== wip/lagoon ==
## cordic
module cordic # (
    DATA_WIDTH = 12
)
(
    input clock,
    input reset,    
    output signed [DATA_WIDTH:0] sine,
    output signed [DATA_WIDTH:0] cosine
);
Size in the first run: about 4800 cells after synthesis, roughly 28 I/O pins.
clock: 3.12 ns
lec_check: 0
abc_area: 1
cap_margin: 15
cell_pad_in_sites_global_placement: 0
core_margin: 9
core_utilization: 71
cts_cluster_size: 40
gpl_routability_driven: 1
gpl_timing_driven: 1
hold_slack_margin: 0.29
max_routing_layer: met4
min_routing_layer: met1
place_density_lb_addon: 0.02
setup_slack_margin: 0.32
slew_margin: 20
run.sh (not shown) runs the stock make flow with config.mk's settings and CLKGATE_MAP_FILE=.
The following lists how wip/delta was set up differently from wip/lagoon:
==> flow/config.mk <==
export PLATFORM = sky130hd
export DESIGN_NAME = cordic
export DESIGN_NICKNAME = cordic
export VERILOG_FILES = /design/flow/design.v
export SDC_FILE = /design/flow/constraint.sdc
export NUM_CORES = 4
export LEC_CHECK = 0
export CAP_MARGIN = 20
export CELL_PAD_IN_SITES_GLOBAL_PLACEMENT = 0
export CORE_MARGIN = 9
export CORE_UTILIZATION = 71
export GPL_ROUTABILITY_DRIVEN = 1
export GPL_TIMING_DRIVEN = 1
export PLACE_DENSITY_LB_ADDON = 0.13
export SETUP_SLACK_MARGIN = -0.19
export SLEW_MARGIN = 20
export TNS_END_PERCENT = 20
==> flow/constraint.sdc <==
create_clock -name core_clock -period 4.84 [get_ports {clock}]
set_input_delay 0.9680 -clock core_clock [delete_from_list [all_inputs] [get_ports {clock}]]
set_output_delay 0.9680 -clock core_clock [all_outputs]
set_load 0.01 [all_outputs]
Findings:
On wip/delta: met3 routing resource usage after global routing is 0.39 points higher than what wip/lagoon gave.
As of wip/delta, detailed-route wire length per cell had risen by more than 10% compared to wip/lagoon.
In wip/delta, cell area is lower than in wip/lagoon.
### wip/delta -> wip/juniper
==> flow/config.mk <==
export PLATFORM = sky130hd
export DESIGN_NAME = cordic
export DESIGN_NICKNAME = cordic
export VERILOG_FILES = /design/flow/design.v
export SDC_FILE = /design/flow/constraint.sdc
export NUM_CORES = 4
export LEC_CHECK = 0
export CAP_MARGIN = 20
export CORE_MARGIN = 2
export CORE_UTILIZATION = 65
export SLEW_MARGIN = 20
==> flow/constraint.sdc <==
create_clock -name core_clock -period 3.34 [get_ports {clock}]
set_input_delay 0.6680 -clock core_clock [delete_from_list [all_inputs] [get_ports {clock}]]
set_output_delay 0.6680 -clock core_clock [all_outputs]
set_load 0.01 [all_outputs]
## What came out
- wip/juniper: full flow OK, the timing, design-rule and antenna checks passed
- Synthesized-area fraction occupied by xor and xnor cells came out exactly the same in wip/juniper and wip/delta.
- Summary of wip/juniper over wip/delta: time the worst path needs with I/O delays and setup saw a decrease, count of non-filler cells in the finished layout saw an increase.
- Looking at first-pass GRT wire length, wip/juniper sits below wip/delta.
- wip/delta vs wip/juniper, standard cell with the maximum stage delay on the critical path: sky130_fd_sc_hd__a2111oi_1 vs sky130_fd_sc_hd__a2111oi_2
- Changes observed in wip/juniper relative to wip/delta: sequential share of layout area fell 0.20 points, number of ordinary and repair buffers in the finished layout rose 29.
Inputs modified between wip/juniper and wip/maple:
diff --git a/flow/config.mk b/flow/config.mk
--- a/flow/config.mk
+++ b/flow/config.mk
@@ -9,3 +9,4 @@
 export CORE_MARGIN = 2
-export CORE_UTILIZATION = 65
+export CORE_UTILIZATION = 43
+export PLACE_DENSITY = 0.6
 export SLEW_MARGIN = 20
==> flow/constraint.sdc <==
create_clock -name core_clock -period 3.41 [get_ports {clock}]
set_input_delay 0.6820 -clock core_clock [delete_from_list [all_inputs] [get_ports {clock}]]
set_output_delay 0.6820 -clock core_clock [all_outputs]
set_load 0.01 [all_outputs]
Findings:
Result: PASS for each of wip/maple and wip/juniper
Maximum frequency (higher): wip/juniper
The launch point of the worst path comes out cordic_chain_dut.genblk1[10].rotator_dut.X[12] in one run and cordic_chain_dut.genblk1[9].rotator_dut.Y[10] in the other, namely in wip/maple and wip/juniper respectively.
The quantity of hold-fixing buffers added after cts on wip/juniper is in line with that on wip/maple.
Delta (wip/maple minus wip/juniper): post-detailed-placement half-perimeter wirelength +3.8%, worst setup slack dropped 0.010 ns.
--- input diff wip/maple..wip/cedar ---
diff --git a/flow/config.mk b/flow/config.mk
--- a/flow/config.mk
+++ b/flow/config.mk
@@ -9,4 +9,3 @@
 export CORE_MARGIN = 2
-export CORE_UTILIZATION = 43
-export PLACE_DENSITY = 0.6
+export CORE_UTILIZATION = 66
 export SLEW_MARGIN = 20
==> flow/constraint.sdc <==
create_clock -name core_clock -period 4.15 [get_ports {clock}]
set_input_delay 0.8300 -clock core_clock [delete_from_list [all_inputs] [get_ports {clock}]]
set_output_delay 0.8300 -clock core_clock [all_outputs]
set_load 0.01 [all_outputs]
--- outcome ---
Of wip/cedar and wip/maple, wip/maple shows the higher non-clock buffer count, with wip/cedar below it.
Global routing met1 resource utilization up 8.8 points in wip/cedar wrt wip/maple
Worst hold slack after final layout up 0.0065 ns in wip/cedar wrt wip/maple
Looking at signal arrival time at the worst endpoint across wip/cedar and wip/maple, the one that comes out higher is wip/cedar.
Setup changes, wip/cedar to wip/amber
diff --git a/flow/config.mk b/flow/config.mk
--- a/flow/config.mk
+++ b/flow/config.mk
@@ -8,4 +8,7 @@
 export CAP_MARGIN = 20
+export CORE_ASPECT_RATIO = 0.72
 export CORE_MARGIN = 2
 export CORE_UTILIZATION = 66
+export MAX_ROUTING_LAYER = met4
+export SETUP_SLACK_MARGIN = 1.22
 export SLEW_MARGIN = 20
==> flow/constraint.sdc <==
create_clock -name core_clock -period 4.84 [get_ports {clock}]
set_input_delay 0.9680 -clock core_clock [delete_from_list [all_inputs] [get_ports {clock}]]
set_output_delay 0.9680 -clock core_clock [all_outputs]
set_load 0.01 [all_outputs]
Notes after the runs:
wip/amber: sequential portion of the cell area is 0.26 points higher than what wip/cedar reported.
wip/cedar has a lower critical path depth than wip/amber.
Wire length of the first global-routing pass in wip/amber is about 4% above wip/cedar.
wip/amber ends up with a post-route minimum period that is 0.081 ns higher than in wip/cedar.

========
cordic again, from the RTL that the note above started with.
clock: 2.04 ns
lec_check: 0
cap_margin: 20
cell_pad_in_sites_detail_placement: 1
core_margin: 4
core_utilization: 49
cts_cluster_size: 76
gpl_timing_driven: 0
min_routing_layer: met2
place_density_lb_addon: 0.27
setup_slack_margin: 0.11
slew_margin: 10
The first run ended with an error in global routing (5_1_grt) with GRT-0116.
==> next run, changes <==
- CELL_PAD_IN_SITES_DETAIL_PLACEMENT: 1 -> not set
- CORE_MARGIN: 4 -> 2
- CORE_UTILIZATION: 49 -> 72
- CTS_CLUSTER_DIAMETER: not set -> 85
- CTS_CLUSTER_SIZE: 76 -> not set
- GPL_TIMING_DRIVEN: 0 -> not set
- MIN_ROUTING_LAYER: met2 -> not set
- PLACE_DENSITY: not set -> 0.38
- PLACE_DENSITY_LB_ADDON: 0.27 -> not set
- SETUP_SLACK_MARGIN: 0.11 -> not set
- SLEW_MARGIN: 10 -> 20
- clock period: 2.04 -> 2.6 ns (I/O delays scaled with it)
=> The new run finished with setup timing left; die area is lower by 33%; synthesized area does not change; synthesized cell count stays the same.
==> next run, changes <==
- CTS_CLUSTER_DIAMETER: 85 -> 372
- CTS_CLUSTER_SIZE: not set -> 21
- PLACE_DENSITY: 0.38 -> 0.6
- clock period: 2.6 -> 2.35 ns (I/O delays scaled with it)
What happened: The changed run completed, yet does not pass: setup timing. Critical path depth went up by 1. First-iteration DRC count went up by 94%. Setup slack loses 0.46 ns. Worst hold slack barely changes. Count of clock-buffer cells in the layout went down by 47. Die size is unchanged. Final cell count went up by 4.9%.

========
P:
Starting RTL as in the previous note.
make LEC_CHECK=0 CAP_MARGIN=30 CELL_PAD_IN_SITES_DETAIL_PLACEMENT=2 CORE_MARGIN=2 CORE_UTILIZATION=26 GPL_TIMING_DRIVEN=0 PLACE_DENSITY=0.6 SETUP_SLACK_MARGIN=-0.45 SLEW_MARGIN=10 finish   # period 5.0 ns
P finished every stage; the final checks, however, were not passed, the failures being setup timing.
The inputs of Q differ from those of P as listed below.
# P
export LEC_CHECK = 0
export CAP_MARGIN = 30
export CELL_PAD_IN_SITES_DETAIL_PLACEMENT = 2
export CORE_MARGIN = 2
export CORE_UTILIZATION = 26
export GPL_TIMING_DRIVEN = 0
export PLACE_DENSITY = 0.6
export SETUP_SLACK_MARGIN = -0.45
export SLEW_MARGIN = 10
create_clock -name core_clock -period 5.0 [get_ports {clock}]
# Q
export LEC_CHECK = 0
export CAP_MARGIN = 20
export CORE_MARGIN = 2
export CORE_UTILIZATION = 70
export CTS_CLUSTER_SIZE = 21
export PLACE_DENSITY = 0.6
export SLEW_MARGIN = 20
create_clock -name core_clock -period 2.78 [get_ports {clock}]
--- outcome ---
- Q: done, clean on timing, DRC and antenna
- Critical-path maximum fanout (lower): Q
- Q ends up with lower number of inserted filler cells in the final layout than P does.
- Changes observed in Q relative to P: aggregate routed wire length down 82,000 um, number of endpoints failing setup at the final stage down 2, total negative setup slack up 0.25 ns.
- Q and P ended up with roughly the same design area.
- Diff P -> Q | count of clock-buffer cells in the layout | down by more than 10%
- Relative to P, fraction of met1 tracks used by global routing has gone up in Q.
- For via count, dividing the value from Q by the value from P gives 0.872.
Input-level comparison between R and Q:
# Q
export LEC_CHECK = 0
export CAP_MARGIN = 20
export CORE_MARGIN = 2
export CORE_UTILIZATION = 70
export CTS_CLUSTER_SIZE = 21
export PLACE_DENSITY = 0.6
export SLEW_MARGIN = 20
create_clock -name core_clock -period 2.78 [get_ports {clock}]
# R
export LEC_CHECK = 0
export CAP_MARGIN = 20
export CORE_MARGIN = 2
export CORE_UTILIZATION = 70
export CTS_CLUSTER_DIAMETER = 383
export CTS_CLUSTER_SIZE = 21
export HOLD_SLACK_MARGIN = 0.3
export PLACE_DENSITY = 0.6
export SETUP_SLACK_MARGIN = 0.39
export SLEW_MARGIN = 20
create_clock -name core_clock -period 2.78 [get_ports {clock}]
## What came out
Completing all stages was not enough for R: its layout failed the final checks because of setup timing.
Looking at the reports, Q completed the entire flow and the layout it produced met the timing, design-rule and antenna checks.
Delta (R minus Q): peak clock frequency supported by timing lost 14 MHz, post-layout utilization of the core picked up an extra 3.9 points.
Relative to Q, number of vias in the routed layout increased by 1,796 in R.
On number of non-clock buffers in the layout: between Q and R, it ends up lower for Q.
Changes in S relative to R:
# R
export LEC_CHECK = 0
export CAP_MARGIN = 20
export CORE_MARGIN = 2
export CORE_UTILIZATION = 70
export CTS_CLUSTER_DIAMETER = 383
export CTS_CLUSTER_SIZE = 21
export HOLD_SLACK_MARGIN = 0.3
export PLACE_DENSITY = 0.6
export SETUP_SLACK_MARGIN = 0.39
export SLEW_MARGIN = 20
create_clock -name core_clock -period 2.78 [get_ports {clock}]
# S
export LEC_CHECK = 0
export CAP_MARGIN = 20
export CORE_MARGIN = 2
export CORE_UTILIZATION = 58
export SETUP_SLACK_MARGIN = 0.76
export SLEW_MARGIN = 20
create_clock -name core_clock -period 4.15 [get_ports {clock}]
Results
When the final numbers for S and R were put side by side, the final cell count turned out to be greater in R. Max first-pass GRT wire length across S and R: R. Placed wire-length estimate after detailed placement up about 2.6% in S wrt R. Reported for S and R, number of I/O pins turned out identical to the last digit. Compared with R, the detailed router inserted fewer vias in S. S completed end to end with timing, DRC and antenna clean. Against R, S comes in about 2% lower on cell area after placement. Setup slack: S more than R.
